== exp/amber ==
==> flow/design.v <==
module incline_sat(
    input [12:0] incline,
    output [9:0] incline_sat
);
assign incline_sat = (~incline[12] && |incline[12:9]) ? 10'h1FF : 
                    (incline[12] && ~(&incline[12:9])) ? 10'h200 : incline[9:0];
endmodule
module desiredDrive(
    input [11:0] avg_torque,
    input [4:0] cadence,
    input not_pedaling,
    input [12:0] incline,
    input [2:0] scale,
    output [11:0] target_curr
);
localparam TORQUE_MIN = 12'h380;
localparam TOO_SMALL = 5'h05;
logic [9:0] inc_sat;
incline_sat i1( .incline(incline), .incline_sat(inc_sat));
logic [10:0] incline_factor;
assign incline_factor = {inc_sat[9], inc_sat[9:0]} + 11'd256;
logic [8:0] incline_factor_limit;
assign incline_factor_limit = (incline_factor[10] == 1'b1) ? 9'h000 : (incline_factor[9]) ? 9'h1FF : incline_factor[8:0];
logic [5:0] cadence_factor;
assign cadence_factor = (|cadence[4:1]) ? ({1'b0, cadence} + 6'd32) : 6'h00;
logic [12:0]torque_off;
assign torque_off = {1'b0, avg_torque} - {1'b0, TORQUE_MIN};
logic [12:0] torque_pos;
assign torque_pos = (torque_off[12] == 1'b1) ? 12'h000 : torque_off[11:0];
logic [30:0]assist_prod;
assign assist_prod = not_pedaling ? 30'h00000000 : (torque_pos * incline_factor_limit * cadence_factor * scale);
assign target_curr = (|assist_prod[29:27]) ? 12'hFFF : assist_prod[26:15];
endmodule
module desiredDrive_reg(
    input clk, rst_n,
    input [11:0] avg_torque,
    input [4:0] cadence,
    input not_pedaling,
    input [12:0] incline,
    input [2:0] scale,
    output logic [11:0] target_curr
);
logic [11:0] avg_torque_r;
logic [4:0] cadence_r;
logic not_pedaling_r;
logic [12:0] incline_r;
logic [2:0] scale_r;
logic [11:0] target_curr_nxt;
always_ff @(posedge clk, negedge rst_n) begin
    if (!rst_n) begin
        avg_torque_r <= 12'h000;
        cadence_r <= 5'h00;
        not_pedaling_r <= 1'b0;
        incline_r <= 13'h0000;
        scale_r <= 3'h0;
    end
    else begin
        avg_torque_r <= avg_torque;
        cadence_r <= cadence;
        not_pedaling_r <= not_pedaling;
        incline_r <= incline;
        scale_r <= scale;
    end
end
desiredDrive iDD(.avg_torque(avg_torque_r), .cadence(cadence_r), .not_pedaling(not_pedaling_r),
                 .incline(incline_r), .scale(scale_r), .target_curr(target_curr_nxt));
always_ff @(posedge clk, negedge rst_n) begin
    if (!rst_n)
        target_curr <= 12'h000;
    else
        target_curr <= target_curr_nxt;
end
endmodule
Settings: LEC_CHECK=0, ABC_AREA=0, CAP_MARGIN=25, CORE_ASPECT_RATIO=1.67, CORE_MARGIN=2, CORE_UTILIZATION=32, GPL_ROUTABILITY_DRIVEN=0, GPL_TIMING_DRIVEN=1, MAX_ROUTING_LAYER=met5, SETUP_SLACK_MARGIN=-0.09, SLEW_MARGIN=5, TNS_END_PERCENT=90; clock period 14.5 ns.
run.sh (not shown) runs the stock make flow with config.mk's settings and CLKGATE_MAP_FILE=.
### exp/amber -> exp/raven
# exp/amber
export LEC_CHECK = 0
export ABC_AREA = 0
export CAP_MARGIN = 25
export CORE_ASPECT_RATIO = 1.67
export CORE_MARGIN = 2
export CORE_UTILIZATION = 32
export GPL_ROUTABILITY_DRIVEN = 0
export GPL_TIMING_DRIVEN = 1
export MAX_ROUTING_LAYER = met5
export SETUP_SLACK_MARGIN = -0.09
export SLEW_MARGIN = 5
export TNS_END_PERCENT = 90
create_clock -name core_clock -period 14.5 [get_ports {clk}]
# exp/raven
export LEC_CHECK = 0
export ABC_AREA = 0
export CAP_MARGIN = 25
export CORE_ASPECT_RATIO = 1.67
export CORE_MARGIN = 8
export CORE_UTILIZATION = 59
export GPL_ROUTABILITY_DRIVEN = 0
export GPL_TIMING_DRIVEN = 1
export MAX_ROUTING_LAYER = met5
export SETUP_SLACK_MARGIN = -0.09
export SLEW_MARGIN = 5
export TNS_END_PERCENT = 90
create_clock -name core_clock -period 14.5 [get_ports {clk}]
==> results <==
exp/raven: done, clean on timing, DRC and antenna. Changes observed in exp/raven relative to exp/amber: final non-filler cell area went down about 2%; smallest hold slack now sits higher; number of standard cells in the layout, taps in and fillers out went down. exp/raven against exp/amber; x dimension of the die is down by more than 10%. The higher total of clock buffers placed in the layout came out of exp/raven.
### exp/raven -> exp/yarrow
# exp/raven
export LEC_CHECK = 0
export ABC_AREA = 0
export CAP_MARGIN = 25
export CORE_ASPECT_RATIO = 1.67
export CORE_MARGIN = 8
export CORE_UTILIZATION = 59
export GPL_ROUTABILITY_DRIVEN = 0
export GPL_TIMING_DRIVEN = 1
export MAX_ROUTING_LAYER = met5
export SETUP_SLACK_MARGIN = -0.09
export SLEW_MARGIN = 5
export TNS_END_PERCENT = 90
create_clock -name core_clock -period 14.5 [get_ports {clk}]
# exp/yarrow
export LEC_CHECK = 0
export CAP_MARGIN = 0
export CORE_MARGIN = 2
export CORE_UTILIZATION = 72
export SLEW_MARGIN = 20
create_clock -name core_clock -period 11.2 [get_ports {clk}]
[summary]
exp/yarrow finished every stage; the final checks, however, were not passed, the failures being negative setup slack.
Re number of rows in the core area: exp/raven and exp/yarrow aren't equal, and the lower value belongs to exp/yarrow.
Compared with exp/raven, in exp/yarrow count of clock-buffer cells in the layout shrank by 2; data arrival time of the critical path fell 1.37 ns; final cell count without fillers rose 99; biggest fanout along the worst timing path dropped 5.
Compared exp/yarrow against exp/raven; clock insertion delay at the later pin of the skew report within noise.

---

// desiredDrive_reg: RTL as listed in full above, without the edits since
export LEC_CHECK = 0
export ABC_AREA = 1
export CAP_MARGIN = 20
export CORE_MARGIN = 2
export CORE_UTILIZATION = 68
export CTS_CLUSTER_DIAMETER = 309
export CTS_CLUSTER_SIZE = 99
export SETUP_SLACK_MARGIN = 2.4
export SLEW_MARGIN = 20
export TNS_END_PERCENT = 10
create_clock -name core_clock -period 10.7 [get_ports {clk}]
The baseline reached the layout checks and failed them: negative setup slack.
Rerun with:
- ABC_AREA: 1 -> unset
- CORE_UTILIZATION: 68 -> 40
- CTS_CLUSTER_DIAMETER: 309 -> unset
- CTS_CLUSTER_SIZE: 99 -> unset
- SETUP_SLACK_MARGIN: 2.4 -> unset
- TNS_END_PERCENT: 10 -> unset
- clock period: 10.7 -> 12.3 ns (I/O delays scaled with it)
Effect: The changed run went through all stages and came out clean; cell area fell by 7.9%; register-to-register slack gets better by 980 ps; routed wire length fell by 18%; worst hold slack gets better by 130 ps; core utilization fell by 39 points; sequential share of layout area rose by 0.73 points; count of clock-buffer cells in the layout stays the same.
Rerun with:
- clock period: 12.3 -> 13.0 ns (I/O delays scaled with it)
What happened: Global-route usage stays flat; register-to-register slack improved by 340 ps; cell area came out lower by 2.9%.
Rerun with:
- CTS_CLUSTER_DIAMETER: unset -> 333
- CTS_CLUSTER_SIZE: unset -> 100
- TNS_END_PERCENT: unset -> 10
Result:
- die size stays the same
- wire length stays the same
- final cell count is unchanged
- non-clock buffer count does not change
- area after synthesis is unchanged
- worst hold slack does not change
- global-route usage is unchanged
- critical path depth is unchanged
- setup slack stays the same
Rerun with:
- CORE_ASPECT_RATIO: unset -> 1.75
- CORE_MARGIN: 2 -> 10
- CTS_CLUSTER_DIAMETER: 333 -> unset
- CTS_CLUSTER_SIZE: 100 -> unset
- MAX_ROUTING_LAYER: unset -> met5
- SLEW_MARGIN: 20 -> 40
- TNS_END_PERCENT: 10 -> unset
The changed run finished with timing, DRC and antenna clean.
Final cell count does not change.
Die area is higher by 21%.
Routed wire length is higher by 2.8%.

---

// desiredDrive_reg: RTL as listed in full above, without the edits since
clock: 5.99 ns
lec_check: 0
abc_area: 1
cap_margin: 20
core_margin: 2
core_utilization: 72
cts_cluster_size: 99
setup_slack_margin: 0.52
slew_margin: 20
tns_end_percent: 5
The baseline did not get past clock tree synthesis (4_1_cts).
Then changed:
Settings changed: CTS_CLUSTER_SIZE 99 to 15, PLACE_DENSITY_LB_ADDON from default to 0.2, SETUP_SLACK_MARGIN 0.52 to default, TNS_END_PERCENT 5 to default.
Clock period 5.99 ns to 11.4 ns, I/O delays scaled along.
Now the flow produced a layout that fails on setup timing.
Die area is unchanged.
Synthesized area is unchanged.
Synthesized cell count does not change.
Then changed:
Settings changed: ABC_AREA 1 to default, CTS_CLUSTER_SIZE 15 to 100, PLACE_DENSITY_LB_ADDON 0.2 to default, TNS_END_PERCENT from default to 10.
Clock period 11.4 ns to 9.84 ns, I/O delays scaled along.
Outcome:
- With this change the flow stopped in global routing (5_1_grt)
- area after synthesis falls slightly
- die size shrinks slightly
- synthesized cell count is lower by roughly a tenth
Then changed:
Settings changed: CORE_UTILIZATION 72 to 40, CTS_CLUSTER_SIZE 100 to default, TNS_END_PERCENT 10 to default.
Clock period 9.84 ns to 10.7 ns, I/O delays scaled along.
What happened: The new run reached the layout checks and failed them: setup timing; synthesized area is unchanged; synthesized cell count stays the same; die size goes up by about 80%.
Then changed:
Settings changed: CTS_CLUSTER_DIAMETER from default to 63, CTS_CLUSTER_SIZE from default to 100, TNS_END_PERCENT from default to 20.
Clock period 10.7 ns to 13.0 ns, I/O delays scaled along.
Result:
- This time the run completed with no timing, DRC or antenna violations
- count of clock-buffer cells in the layout stays the same
- die size does not change
- final cell count drops by about 11%

---

Starts from the design.v that is shown in full above.
make LEC_CHECK=0 CAP_MARGIN=20 CORE_ASPECT_RATIO=1.18 CORE_MARGIN=2 CORE_UTILIZATION=31 SETUP_SLACK_MARGIN=-1.0 SLEW_MARGIN=20 finish   # period 13.0 ns
Next try:
--- a/flow/config.mk
+++ b/flow/config.mk
@@ -9 +8,0 @@
-export CORE_ASPECT_RATIO = 1.18
@@ -11,2 +10,2 @@
-export CORE_UTILIZATION = 31
-export SETUP_SLACK_MARGIN = -1.0
+export CORE_UTILIZATION = 40
+export HOLD_SLACK_MARGIN = 0.19
@@ -13,0 +13 @@
+export TNS_END_PERCENT = 10
Outcome: The changed run went through all stages and came out clean; cell count fell by 4.9%; synthesized cell count is unchanged; core utilization rose by 10 points; via count fell by 0.34%; cell area fell by 0.71%; wire length rose by 0.79%.
Next try:
--- a/flow/config.mk
+++ b/flow/config.mk
@@ -11 +11,2 @@
-export HOLD_SLACK_MARGIN = 0.19
+export CTS_CLUSTER_DIAMETER = 343
+export CTS_CLUSTER_SIZE = 100
@@ -13 +14 @@
-export TNS_END_PERCENT = 10
+export TNS_END_PERCENT = 15
Setup slack does not change.
Non-clock buffer count is unchanged.
Wire length is unchanged.
Register-to-register slack stays flat.
Global-route usage does not change.
Die area does not change.
Synthesized cell count does not change.
Synthesized area stays the same.
Utilization stays the same.
Next try:
--- a/flow/config.mk
+++ b/flow/config.mk
@@ -8,0 +9 @@
+export CORE_ASPECT_RATIO = 1.75
@@ -11,2 +12 @@
-export CTS_CLUSTER_DIAMETER = 343
-export CTS_CLUSTER_SIZE = 100
+export MAX_ROUTING_LAYER = met4
@@ -14 +13,0 @@
-export TNS_END_PERCENT = 15
What happened:
- via count came out higher slightly
- cell count hardly moves
- routed wire length came out higher by a few percent
- design area came out higher slightly
- core utilization came out lower by 0.19 points
- register-to-register slack got worse by 0.05 ns
- clock skew hardly moves
- setup slack got worse by 0.053 ns
- non-clock buffer count came out higher by 4
- first-iteration DRC count came out lower by a quarter to a third

---

Setup of run 1:
RTL: the design.v shown in full above, as it stands there.
clock: 11.2 ns
lec_check: 0
cap_margin: 0
core_margin: 2
core_utilization: 72
place_density: 0.38
slew_margin: 20
Ran to the end and failed final checks on negative setup slack: run 1.
Input-level comparison between run 2 and run 1:
diff --git a/flow/config.mk b/flow/config.mk
--- a/flow/config.mk
+++ b/flow/config.mk
@@ -7,6 +7,5 @@
 export LEC_CHECK = 0
-export CAP_MARGIN = 0
+export CAP_MARGIN = 20
 export CORE_MARGIN = 2
-export CORE_UTILIZATION = 72
-export PLACE_DENSITY = 0.38
+export CORE_UTILIZATION = 63
 export SLEW_MARGIN = 20
==> flow/constraint.sdc <==
create_clock -name core_clock -period 10.7 [get_ports {clk}]
set_input_delay 2.1400 -clock core_clock [delete_from_list [all_inputs] [get_ports {clk}]]
set_output_delay 2.1400 -clock core_clock [all_outputs]
set_load 0.01 [all_outputs]
==> results <==
- Run 2 vs run 1, row count went up by 6.7%.
- The run showing the smaller signed area change from the synthesized netlist to the final layout is run 1.
- Run 2 ran in full, but the layout does not pass; the checks complain about negative setup slack.
- Relative to run 1, shortest period the worst path allows decreased by 490 ps in run 2.
- Run 1 → run 2: post-cts gate resize count has decreased; delay contributed by the slowest stage of the critical path has decreased.
Changes in run 3 relative to run 2:
diff --git a/flow/config.mk b/flow/config.mk
--- a/flow/config.mk
+++ b/flow/config.mk
@@ -9,3 +9,3 @@
 export CORE_MARGIN = 2
-export CORE_UTILIZATION = 63
+export CORE_UTILIZATION = 64
 export SLEW_MARGIN = 20
==> flow/constraint.sdc <==
create_clock -name core_clock -period 9.84 [get_ports {clk}]
set_input_delay 1.9680 -clock core_clock [delete_from_list [all_inputs] [get_ports {clk}]]
set_output_delay 1.9680 -clock core_clock [all_outputs]
set_load 0.01 [all_outputs]
--- outcome ---
- | run 3 | all stages done | FAIL | negative setup slack |
- Lower via count goes to run 2 over run 3.
- Fraction of met2 tracks used by global routing, run 3 and run 2, lower one = run 2.
- Diff run 2 -> run 3 | buffer count excluding the clock tree in the final layout | up by more than a quarter
- Going from run 2 to run 3, die footprint went down 1.5%; routed wire length rose 4100 um.
What run 4 does differently from run 3 at the input level:
diff --git a/flow/config.mk b/flow/config.mk
--- a/flow/config.mk
+++ b/flow/config.mk
@@ -9,3 +9,4 @@
 export CORE_MARGIN = 2
-export CORE_UTILIZATION = 64
+export CORE_UTILIZATION = 72
+export PLACE_DENSITY_LB_ADDON = 0.2
 export SLEW_MARGIN = 20
==> flow/constraint.sdc <==
create_clock -name core_clock -period 11.4 [get_ports {clk}]
set_input_delay 2.2800 -clock core_clock [delete_from_list [all_inputs] [get_ports {clk}]]
set_output_delay 2.2800 -clock core_clock [all_outputs]
set_load 0.01 [all_outputs]
## What came out
Final checks on run 4, whose flow otherwise completed, came back failing, citing negative setup slack.
Design area in run 4 is about 11% lower than in run 3
| final critical-path setup slack | run 4 vs run 3 | better |
In run 4, the hold slack came out 7.2 ps above the value in run 3.
Of run 3 and run 4, run 4 shows the higher data required time at the worst endpoint, with run 3 below it.
Run comparison: run 3 capture point of the worst path target_curr[9]$_DFF_PN0_; run 4 capture point of the worst path target_curr[6]$_DFF_PN0_
Layout overhead on the synthesized area for run 4: 15 points down relative to run 3

---

v4:
// desiredDrive_reg: RTL as listed in full above, without the edits since
export LEC_CHECK = 0
export CAP_MARGIN = 20
export CORE_MARGIN = 2
export CORE_UTILIZATION = 30
export SLEW_MARGIN = 20
create_clock -name core_clock -period 12.3 [get_ports {clk}]
v4 completed every stage of the flow, and the final layout passed the timing, design-rule and antenna checks.
#### Input delta (v54 over v4)
Settings: CORE_UTILIZATION: 30 -> 72; SETUP_SLACK_MARGIN: unset -> -0.58; ABC_AREA: unset -> 1; the clock period (ns, I/O delays scaled along): 12.3 -> 5.99.
### Flow results
The flow ended early for v54: it failed with a tool error in clock tree synthesis (4_1_cts).
Compared to v4, v54 has area of the placeable core about 60% lower.
Comparing v54 and v4, the higher Yosys chip area is on v54.
Any difference in part of the Yosys area used for sequential elements between v4 and v54 is small enough to ignore.
Comparing v54 and v4, the higher worst setup slack before clock tree synthesis was measured on v4.
Taking v54 over v4, the synthesized instance count ratio works out to 1.14.
> inputs changed (v54 -> v1)
Settings: swapping -0.58 for 0.52 in SETUP_SLACK_MARGIN.
Results
What ended v1 was a tool error in clock tree synthesis (4_1_cts); the run never finished.
Worst slack at placement came out exactly the same in v1 and v54.
Status: post-detailed-placement cell area parity (v54, v1)
Comparing v1 against v54, there is no change at all in cell row count.
Changes observed in v1 relative to v54: area after synthesis ~0 delta, die area ~0 delta, number of standard cells after synthesis ~0 delta, die extent in x ~0 delta, yosys-reported design area after synthesis ~0 delta.
Between v54 and v1, the die boundary height does not differ in any meaningful way.
From v1 to v54, cell total in the yosys stat output did not move at all.
